## CORDIC_tanInv_sqrt
module CORDIC_tanInv_sqrt(
    output [15:0] X0,   
    output [15:0] Y0,   
    output [15:0] Z0,   
    input  [15:0] Xin,
    input  [15:0] Yin,
    input  [15:0] Zin,   
    input  clk
);
==> flow/config.mk <==
export PLATFORM = sky130hd
export DESIGN_NAME = CORDIC_tanInv_sqrt
export DESIGN_NICKNAME = CORDIC_tanInv_sqrt
export VERILOG_FILES = /design/flow/design.v
export SDC_FILE = /design/flow/constraint.sdc
export NUM_CORES = 4
export LEC_CHECK = 0
export CAP_MARGIN = 20
export CORE_ASPECT_RATIO = 0.92
export CORE_MARGIN = 2
export CORE_UTILIZATION = 40
export CTS_CLUSTER_DIAMETER = 219
export CTS_CLUSTER_SIZE = 16
export GPL_TIMING_DRIVEN = 0
export MAX_ROUTING_LAYER = met4
export SETUP_SLACK_MARGIN = 0.88
export SLEW_MARGIN = 25
==> flow/constraint.sdc <==
create_clock -name core_clock -period 3.8 [get_ports {clk}]
set_input_delay 0.7600 -clock core_clock [delete_from_list [all_inputs] [get_ports {clk}]]
set_output_delay 0.7600 -clock core_clock [all_outputs]
set_load 0.01 [all_outputs]
run.sh (not shown) runs the stock make flow with config.mk's settings and CLKGATE_MAP_FILE=.
Next try:
--- a/flow/config.mk
+++ b/flow/config.mk
@@ -9 +8,0 @@
-export CORE_ASPECT_RATIO = 0.92
@@ -12,6 +11,3 @@
-export CTS_CLUSTER_DIAMETER = 219
-export CTS_CLUSTER_SIZE = 16
-export GPL_TIMING_DRIVEN = 0
-export MAX_ROUTING_LAYER = met4
-export SETUP_SLACK_MARGIN = 0.88
-export SLEW_MARGIN = 25
+export SETUP_SLACK_MARGIN = 1.11
+export SLEW_MARGIN = 20
+export TNS_END_PERCENT = 5
==> flow/constraint.sdc (replaced) <==
create_clock -name core_clock -period 7.0 [get_ports {clk}]
set_input_delay 1.4000 -clock core_clock [delete_from_list [all_inputs] [get_ports {clk}]]
set_output_delay 1.4000 -clock core_clock [all_outputs]
set_load 0.01 [all_outputs]
Outcome:
- clock-buffer cell count went up by 65
- routed wire length goes down by 7.8%
- via count is lower by about 4%
- global-route usage came out lower by 1.1 points
- utilization is lower by 3.7 points
Next try:
--- a/flow/config.mk
+++ b/flow/config.mk
@@ -8 +8,2 @@
-export CAP_MARGIN = 20
+export ABC_AREA = 1
+export CAP_MARGIN = 0
@@ -10,2 +11,4 @@
-export CORE_UTILIZATION = 40
-export SETUP_SLACK_MARGIN = 1.11
+export CORE_UTILIZATION = 72
+export CTS_CLUSTER_DIAMETER = 238
+export CTS_CLUSTER_SIZE = 10
+export PLACE_DENSITY = 0.4
@@ -13 +15,0 @@
-export TNS_END_PERCENT = 5
==> flow/constraint.sdc (replaced) <==
create_clock -name core_clock -period 2.53 [get_ports {clk}]
set_input_delay 0.5060 -clock core_clock [delete_from_list [all_inputs] [get_ports {clk}]]
set_output_delay 0.5060 -clock core_clock [all_outputs]
set_load 0.01 [all_outputs]
Now the flow completed, yet does not pass: negative setup slack.
Die area went down by well over a third.
Core utilization went up by 36 points.
Wire length went up by well over a third.
First-iteration DRC count went up by well over a third.
Via count went up by well over a third.
Global-route usage went up by 19 points.
Next try:
--- a/flow/config.mk
+++ b/flow/config.mk
@@ -8,2 +8 @@
-export ABC_AREA = 1
-export CAP_MARGIN = 0
+export CAP_MARGIN = 20
@@ -12,3 +10,0 @@
-export CTS_CLUSTER_DIAMETER = 238
-export CTS_CLUSTER_SIZE = 10
-export PLACE_DENSITY = 0.4
==> flow/constraint.sdc (replaced) <==
create_clock -name core_clock -period 3.74 [get_ports {clk}]
set_input_delay 0.7480 -clock core_clock [delete_from_list [all_inputs] [get_ports {clk}]]
set_output_delay 0.7480 -clock core_clock [all_outputs]
set_load 0.01 [all_outputs]
What happened: With this change the flow went through all stages and came out clean. Register-to-register slack gains 300 ps. Clock skew hardly moves. Hold slack gains 57 ps. Via count shrinks by 26%.
Next try:
--- a/flow/config.mk
+++ b/flow/config.mk
@@ -10 +10 @@
-export CORE_UTILIZATION = 72
+export CORE_UTILIZATION = 45
==> flow/constraint.sdc (replaced) <==
create_clock -name core_clock -period 3.71 [get_ports {clk}]
set_input_delay 0.7420 -clock core_clock [delete_from_list [all_inputs] [get_ports {clk}]]
set_output_delay 0.7420 -clock core_clock [all_outputs]
set_load 0.01 [all_outputs]
=>
- sequential share of layout area drops by 0.52 points
- cell area goes up by 1.9%
- area after synthesis is unchanged
- utilization shrinks by 29 points
- count of clock-buffer cells in the layout went down by 2
- routed wire length fell by 1.1%
- hold slack gets worse by 4.7 ps
- final cell count climbs by 8.2%
- global-route usage falls by 12 points
Next try:
--- a/flow/config.mk
+++ b/flow/config.mk
@@ -10 +10,3 @@
-export CORE_UTILIZATION = 45
+export CORE_UTILIZATION = 40
+export CTS_CLUSTER_SIZE = 99
+export SETUP_SLACK_MARGIN = 0.88
==> flow/constraint.sdc (replaced) <==
create_clock -name core_clock -period 7.0 [get_ports {clk}]
set_input_delay 1.4000 -clock core_clock [delete_from_list [all_inputs] [get_ports {clk}]]
set_output_delay 1.4000 -clock core_clock [all_outputs]
set_load 0.01 [all_outputs]
The new run produced a clean layout.
Synthesized area does not change.
Via count goes down by 0.33%.
Cell area stays flat.
Cell count goes up by 2.6%.
Routed wire length goes down by 3.8%.
Worst setup slack gains 3000 ps.
Count of clock-buffer cells in the layout goes up by 1.
Global-route usage goes down by 2.7 points.

* * *

Starting RTL as in the previous note.
// CORDIC_tanInv_sqrt
module CORDIC_tanInv_sqrt(
    output [15:0] X0,   
    output [15:0] Y0,   
    output [15:0] Z0,   
    input  [15:0] Xin,
    input  [15:0] Yin,
    input  [15:0] Zin,   
    input  clk
);
Settings: LEC_CHECK=0, CAP_MARGIN=20, CELL_PAD_IN_SITES_GLOBAL_PLACEMENT=1, CORE_ASPECT_RATIO=0.92, CORE_MARGIN=7, CORE_UTILIZATION=55, CTS_CLUSTER_DIAMETER=219, CTS_CLUSTER_SIZE=19, GPL_TIMING_DRIVEN=0, MAX_ROUTING_LAYER=met4, SETUP_SLACK_MARGIN=0.88, SLEW_MARGIN=5; clock period 3.8 ns.
The starting point ran to the end with no violations.
Rerun with:
--- a/flow/config.mk
+++ b/flow/config.mk
@@ -8,5 +8,6 @@
 export CAP_MARGIN = 20
+export CELL_PAD_IN_SITES_DETAIL_PLACEMENT = 2
 export CELL_PAD_IN_SITES_GLOBAL_PLACEMENT = 1
 export CORE_ASPECT_RATIO = 0.92
-export CORE_MARGIN = 7
+export CORE_MARGIN = 3
 export CORE_UTILIZATION = 55
Effect:
- The new run did not get past detailed placement
- die size went down by about 5%
- synthesized area does not change
- synthesized cell count stays the same
Rerun with:
==> flow/config.mk (replaced) <==
export PLATFORM = sky130hd
export DESIGN_NAME = CORDIC_tanInv_sqrt
export DESIGN_NICKNAME = CORDIC_tanInv_sqrt
export VERILOG_FILES = /design/flow/design.v
export SDC_FILE = /design/flow/constraint.sdc
export NUM_CORES = 4
export LEC_CHECK = 0
export CAP_MARGIN = 20
export CORE_MARGIN = 2
export CORE_UTILIZATION = 45
export SLEW_MARGIN = 20
==> flow/constraint.sdc (replaced) <==
create_clock -name core_clock -period 7.0 [get_ports {clk}]
set_input_delay 1.4000 -clock core_clock [delete_from_list [all_inputs] [get_ports {clk}]]
set_output_delay 1.4000 -clock core_clock [all_outputs]
set_load 0.01 [all_outputs]
- With this change the flow went through all stages and came out clean
- die size rose by about a fifth
- synthesized area is unchanged
- synthesized cell count stays the same
Rerun with:
--- a/flow/config.mk
+++ b/flow/config.mk
@@ -9,3 +9,3 @@
 export CORE_MARGIN = 2
-export CORE_UTILIZATION = 45
+export CORE_UTILIZATION = 70
 export SLEW_MARGIN = 20
==> flow/constraint.sdc (replaced) <==
create_clock -name core_clock -period 3.12 [get_ports {clk}]
set_input_delay 0.6240 -clock core_clock [delete_from_list [all_inputs] [get_ports {clk}]]
set_output_delay 0.6240 -clock core_clock [all_outputs]
set_load 0.01 [all_outputs]
After rerunning: Synthesized area is unchanged. Setup slack got worse by 3.3 ns. Register-to-register slack got worse by 3.3 ns. Final cell count came out lower by 4.1%. Sequential cell count does not change.

* * *

## run 1
The RTL this note starts from:
==> flow/design.v <==
module CORDIC_tanInv_sqrt(
    output [15:0] X0,   
    output [15:0] Y0,   
    output [15:0] Z0,   
    input  [15:0] Xin,
    input  [15:0] Yin,
    input  [15:0] Zin,   
    input  clk
);
    wire signed [15:0] x_reg [15:0];
    wire signed [15:0] y_reg [15:0];
    wire signed [15:0] z_reg [15:0];
    wire [15:0] x_reg_sh [15:0];
    wire [15:0] y_reg_sh [15:0];
    wire [15:0] sum_x [15:0];
    wire [15:0] sum_y [15:0];
    wire [15:0] sum_z [15:0];
    wire [15:0] y_co;
    wire [15:0] alpha[15:0];
    assign alpha[0]  = 16'h1921;
    assign alpha[1]  = 16'h0ed6;
    assign alpha[2]  = 16'h07d6;
    assign alpha[3]  = 16'h03fa;
    assign alpha[4]  = 16'h01ff;
    assign alpha[5]  = 16'h00ff;
    assign alpha[6]  = 16'h007f;
    assign alpha[7]  = 16'h003f;
    assign alpha[8]  = 16'h001f;
    assign alpha[9]  = 16'h000f;
    assign alpha[10] = 16'h0007;
    assign alpha[11] = 16'h0003;
    assign alpha[12] = 16'h0001;
    assign alpha[13] = 16'h0001;
    assign alpha[14] = 16'h0001;
    assign alpha[15] = 16'h0000;
    Register rx0(x_reg[0], Xin, clk);
    Register ry0(y_reg[0], Yin, clk);
    Register rz0(z_reg[0], Zin, clk);
    assign x_reg_sh[0] = x_reg[0] >>> 0;
    assign y_reg_sh[0] = y_reg[0] >>> 0;
    not n0(y_co[0], y_reg[0][15]);   
    adder_sub ax0(sum_x[0], , x_reg[0], y_reg_sh[0], y_reg[0][15]);
    adder_sub ay0(sum_y[0], , y_reg[0], x_reg_sh[0], y_co[0]);
    adder_sub az0(sum_z[0], , z_reg[0], alpha[0], y_reg[0][15]);
    genvar i;
    generate
        for (i=1; i<16; i=i+1) begin : vectoring_stages
            Register rx(x_reg[i], sum_x[i-1], clk);
            Register ry(y_reg[i], sum_y[i-1], clk);
            Register rz(z_reg[i], sum_z[i-1], clk);
            assign x_reg_sh[i] = x_reg[i] >>> i;
            assign y_reg_sh[i] = y_reg[i] >>> i;
            not yn(y_co[i], y_reg[i][15]);
            adder_sub ax(sum_x[i], , x_reg[i], y_reg_sh[i], y_reg[i][15]);
            adder_sub ay(sum_y[i], , y_reg[i], x_reg_sh[i], y_co[i]);
            adder_sub az(sum_z[i], , z_reg[i], alpha[i], y_reg[i][15]);
        end
    endgenerate
    Register rx16(X0, sum_x[15], clk);
    Register ry16(Y0, sum_y[15], clk);
    Register rz16(Z0, sum_z[15], clk);
endmodule
module adder_sub(
    output signed [15:0] sum,
    output               carry,     
    input  signed [15:0] in1,
    input  signed [15:0] in2,
    input                cin        
);
    assign carry = 0;   
    assign sum = cin ? (in1 - in2) : (in1 + in2);
endmodule
module Register(
    output reg [15:0] q,
    input      [15:0] d,
    input             clk
);
    always @(posedge clk) begin
        q <= d;
    end
endmodule
Settings: LEC_CHECK=0, CAP_MARGIN=15, CELL_PAD_IN_SITES_DETAIL_PLACEMENT=1, CELL_PAD_IN_SITES_GLOBAL_PLACEMENT=3, CORE_ASPECT_RATIO=1.65, CORE_MARGIN=8, CORE_UTILIZATION=45, CTS_CLUSTER_DIAMETER=299, GPL_ROUTABILITY_DRIVEN=1, MAX_ROUTING_LAYER=met4, PLACE_DENSITY_LB_ADDON=0.06, SLEW_MARGIN=15; clock period 3.14 ns.
> inputs changed (run 1 -> run 2)
==> flow/config.mk <==
export PLATFORM = sky130hd
export DESIGN_NAME = CORDIC_tanInv_sqrt
export DESIGN_NICKNAME = CORDIC_tanInv_sqrt
export VERILOG_FILES = /design/flow/design.v
export SDC_FILE = /design/flow/constraint.sdc
export NUM_CORES = 4
export LEC_CHECK = 0
export CAP_MARGIN = 15
export CORE_ASPECT_RATIO = 0.91
export CORE_MARGIN = 2
export CORE_UTILIZATION = 72
export CTS_CLUSTER_DIAMETER = 29
export CTS_CLUSTER_SIZE = 45
export GPL_ROUTABILITY_DRIVEN = 1
export MAX_ROUTING_LAYER = met4
export SLEW_MARGIN = 10
export TNS_END_PERCENT = 40
==> flow/constraint.sdc <==
create_clock -name core_clock -period 2.92 [get_ports {clk}]
set_input_delay 0.5840 -clock core_clock [delete_from_list [all_inputs] [get_ports {clk}]]
set_output_delay 0.5840 -clock core_clock [all_outputs]
set_load 0.01 [all_outputs]
==> results <==
On run 2: first-pass GRT wire length is 0.47% lower than what run 1 gave.
Compare run 1 and run 2 | peak clock frequency supported by timing higher: run 1
Run 2 -> stages 100% | layout checks FAIL | max-capacitance violations, max-slew violations, negative setup slack
Diff run 1 and run 2: final cell utilization of the core lower in run 1
diff inputs: run 2 => run 3
==> flow/config.mk <==
export PLATFORM = sky130hd
export DESIGN_NAME = CORDIC_tanInv_sqrt
export DESIGN_NICKNAME = CORDIC_tanInv_sqrt
export VERILOG_FILES = /design/flow/design.v
export SDC_FILE = /design/flow/constraint.sdc
export NUM_CORES = 4
export LEC_CHECK = 0
export ABC_AREA = 1
export CAP_MARGIN = 20
export CORE_MARGIN = 2
export CORE_UTILIZATION = 72
export SLEW_MARGIN = 20
export TNS_END_PERCENT = 5
==> flow/constraint.sdc <==
create_clock -name core_clock -period 4.04 [get_ports {clk}]
set_input_delay 0.8080 -clock core_clock [delete_from_list [all_inputs] [get_ports {clk}]]
set_output_delay 0.8080 -clock core_clock [all_outputs]
set_load 0.01 [all_outputs]
==> results <==
Run 3 ended with every stage complete and zero timing, DRC or antenna violations.
From run 2 to run 3 the numbers moved as follows: latest clock arrival within the worst-skew pair has decreased, number of antenna violations at the first check in global routing has decreased, net count after synthesis has increased.
Share of synthesized area spent on multiplexers: run 3 lower than run 2
Adder and majority cell fraction of the synthesized area in run 3 vs run 2: down 2.4 points
Area of the chip (lower): run 2
Biggest fanout along the worst timing path was lower in the run labelled run 2.
In run 3, the synthesized cell count came out 44% above the value in run 2.
When run 3 is set beside run 2, its wire length of the first global-routing pass turns out to be 2.3% larger.
What run 4 does differently from run 3 at the input level:
-- flow/config.mk --
<<< run 3, line 11
export CORE_UTILIZATION = 72
export SLEW_MARGIN = 20
>>> run 4, line 11
export CORE_UTILIZATION = 72
export CTS_CLUSTER_DIAMETER = 174
export CTS_CLUSTER_SIZE = 10
export PLACE_DENSITY_LB_ADDON = 0.01
export SLEW_MARGIN = 20
==> flow/constraint.sdc <==
create_clock -name core_clock -period 2.92 [get_ports {clk}]
set_input_delay 0.5840 -clock core_clock [delete_from_list [all_inputs] [get_ports {clk}]]
set_output_delay 0.5840 -clock core_clock [all_outputs]
set_load 0.01 [all_outputs]
==> comparison <==
Run 4 did not stop at any stage, and its layout met the timing, design-rule and antenna checks.
Reported for run 4 and run 3, number of register bits inferred by synthesis turned out identical to the last digit.
Run 4 ended up with a lower final worst-path setup slack than run 3 did.
For run 3, the critical path's slowest cell was inv_1, unlike run 4, where it was o21ai_0.
Run 4 against run 3: final estimated routing congestion in global placement -0.95%.
Relative to run 3, the first-pass GRT wire length measured on run 4 has decreased slightly.
When the final numbers for run 4 and run 3 were put side by side, the clock buffer count in the final layout turned out to be greater in run 3.
Of run 4 and run 3, the run reporting the lower period utilization was run 3.
Run 3 → run 4: wire length per cell after detailed routing fell 0.42%, design area fell 1.1%.
diff inputs: run 4 => run 5
-- flow/config.mk --
<<< run 4, line 13
export CTS_CLUSTER_SIZE = 10
export PLACE_DENSITY_LB_ADDON = 0.01
export SLEW_MARGIN = 20
>>> run 5, line 13
export CTS_CLUSTER_SIZE = 10
export HOLD_SLACK_MARGIN = 0.28
export PLACE_DENSITY_LB_ADDON = 0.01
export SETUP_SLACK_MARGIN = 0.54
export SLEW_MARGIN = 20
The worst hold slack of run 4 and that of run 5 are within noise of each other.
In run 5 the measured slew at the worst slew-check pin turned out 0.20 ns lower than in run 4.
Run 4 reports its first element of the critical path as vectoring_stages[12].ry.q[12]$_DFF_P_ while run 5 reports vectoring_stages[5].rx.q[10]$_DFF_P_.
Measured against run 5, the layout buffer count excluding clock buffers of run 4 comes out at 0.62 times the reference value.
The final period utilization number comes out lower for run 5 vs run 4.
Synthesized-area fraction occupied by adder cells across run 5 and run 4: no real change.
